==> inputs of zinc <==
Design gioco, start of the top module:
module gioco(
	i_ani_stb,														 
	i_clk,															 
	i_rst,															 
	i_animate,														 
	i_dx, 															 
	i_sx,																 
	i_start,															 
	o_x1_pal, o_x2_pal,											 
	o_y1_pal, o_y2_pal,
	o_x1_nav, o_x2_nav,											 
	o_y1_nav, o_y2_nav,
	bri1,bri2,bri3,bri4,bri5,bri6,bri7,bri8,bri9,bri10, 
	ok, ko,															 
	ff_life															 
);
==> flow/config.mk <==
export PLATFORM = sky130hd
export DESIGN_NAME = gioco
export DESIGN_NICKNAME = gioco
export VERILOG_FILES = /design/flow/design.v
export SDC_FILE = /design/flow/constraint.sdc
export NUM_CORES = 4
export LEC_CHECK = 0
export CAP_MARGIN = 20
export CORE_MARGIN = 2
export CORE_UTILIZATION = 71
export CTS_CLUSTER_DIAMETER = 45
export CTS_CLUSTER_SIZE = 40
export PLACE_DENSITY_LB_ADDON = 0.28
export SLEW_MARGIN = 20
==> flow/constraint.sdc <==
create_clock -name core_clock -period 16.9 [get_ports {i_clk}]
set_input_delay 3.3800 -clock core_clock [delete_from_list [all_inputs] [get_ports {i_clk}]]
set_output_delay 3.3800 -clock core_clock [all_outputs]
set_load 0.01 [all_outputs]
run.sh (not shown) runs the stock make flow with config.mk's settings and CLKGATE_MAP_FILE=.
==> yarrow: changes against zinc <==
- CORE_UTILIZATION: 71 -> 32
- CTS_CLUSTER_DIAMETER: 45 -> default
- CTS_CLUSTER_SIZE: 40 -> default
- PLACE_DENSITY_LB_ADDON: 0.28 -> default
==> flow/constraint.sdc (replaced) <==
create_clock -name core_clock -period 21.6 [get_ports {i_clk}]
set_input_delay 4.3200 -clock core_clock [delete_from_list [all_inputs] [get_ports {i_clk}]]
set_output_delay 4.3200 -clock core_clock [all_outputs]
set_load 0.01 [all_outputs]
==> qor summary <==
Post-DP Area: yarrow 0.0154 mm^2; zinc 0.0156 mm^2
Post-synth cell types: yarrow 107; zinc 107
Die height: yarrow 212 um; zinc 144 um
Setup fix buffers added after clock tree synthesis: yarrow 0; zinc 43
Half-perimeter wire length of the detailed placement result: yarrow 45.4 mm; zinc 39.3 mm
Status: yarrow complete, no violations; zinc stopped before the end
Stage where the flow stopped: yarrow -; zinc 5_1_grt
Post-synthesis sequential element count: yarrow 77; zinc 77
Number of placed I/O pins: yarrow 101; zinc 101
Routability congestion estimate: yarrow 1.02; zinc 1.26
Yosys stat chip area: yarrow 0.0138 mm^2; zinc 0.0138 mm^2
Cell resize tally after clock tree synthesis: yarrow 0; zinc 57
Pre-CTS setup slack: yarrow 823 ps; zinc -663 ps
Cell Rows: yarrow 76; zinc 51
AO/OA Area Share: yarrow 0.264; zinc 0.264
Overall die area: yarrow 0.0449 mm^2; zinc 0.0206 mm^2
Cell total after placement: yarrow 2611; zinc 2348
Fp_density: yarrow 0.323; zinc 0.718
Number of synthesized flops with an enable pin: yarrow 0; zinc 0
TritonCTS sink count: yarrow 77; zinc 77
DIE WIDTH: yarrow 212 um; zinc 144 um
Core Footprint: yarrow 0.0429 mm^2; zinc 0.0193 mm^2

==> inputs of job 503 <==
Starting RTL as in the previous note.
clock: 30.5 ns
lec_check: 0
abc_area: 1
cap_margin: 20
cell_pad_in_sites_detail_placement: 2
core_aspect_ratio: 1.22
core_margin: 9
core_utilization: 55
gpl_timing_driven: 0
min_routing_layer: met2
place_density_lb_addon: 0.17
setup_slack_margin: 5.0
slew_margin: 20
==> inputs of job 5267, as changes to job 503 <==
==> flow/config.mk (replaced) <==
export PLATFORM = sky130hd
export DESIGN_NAME = gioco
export DESIGN_NICKNAME = gioco
export VERILOG_FILES = /design/flow/design.v
export SDC_FILE = /design/flow/constraint.sdc
export NUM_CORES = 4
export LEC_CHECK = 0
export CAP_MARGIN = 20
export CORE_MARGIN = 2
export CORE_UTILIZATION = 67
export CTS_CLUSTER_DIAMETER = 366
export PLACE_DENSITY = 0.42
export SLEW_MARGIN = 20
==> flow/constraint.sdc (replaced) <==
create_clock -name core_clock -period 20.3 [get_ports {i_clk}]
set_input_delay 4.0600 -clock core_clock [delete_from_list [all_inputs] [get_ports {i_clk}]]
set_output_delay 4.0600 -clock core_clock [all_outputs]
set_load 0.01 [all_outputs]
==> summary of the runs <==
Job 5267 completed with no timing, DRC or antenna violations. Job 503 stopped in detailed placement.
In job 5267 the synthesized area is smaller than in job 503, by about 6%.
Of job 503 and job 5267, job 503 has the higher synthesized cell count (gap 31%, measured against job 5267).
Of job 503 and job 5267, job 503 has the higher die size (gap 51%, measured against job 5267).
==> figures <==
Number of buffers added on ports: job 503 99; job 5267 100
Largest area contributor in the netlist: job 503 nand2_1; job 5267 dfxtp_1
Sequential cell area fraction in the yosys report: job 503 10.5%; job 5267 11.1%
Synthesized-area fraction occupied by adder cells: job 503 9.56%; job 5267 10.2%
# rows: job 503 65; job 5267 52
Number of nets in the synthesized netlist: job 503 2731; job 5267 2120
Gp weighted congestion: job 503 1.09; job 5267 1.14
Yosys top cell area share: job 503 15.6%; job 5267 11.1%
Count of distinct cell types in the synthesized netlist: job 503 63; job 5267 107
Initial cell density of the core: job 503 56.2%; job 5267 68.4%
Cell count after synthesis: job 503 2613; job 5267 2002
Run status: job 503 aborted with a tool error; job 5267 complete, no violations
Last stage reached: job 503 detailed placement; job 5267 -
And-or/or-and share of the synthesized area: job 503 14.3%; job 5267 26.4%
Die height: job 503 198 µm; job 5267 148 µm
MUX share of area: job 503 0%; job 5267 2.52%
Die Wd: job 503 166 µm; job 5267 148 µm
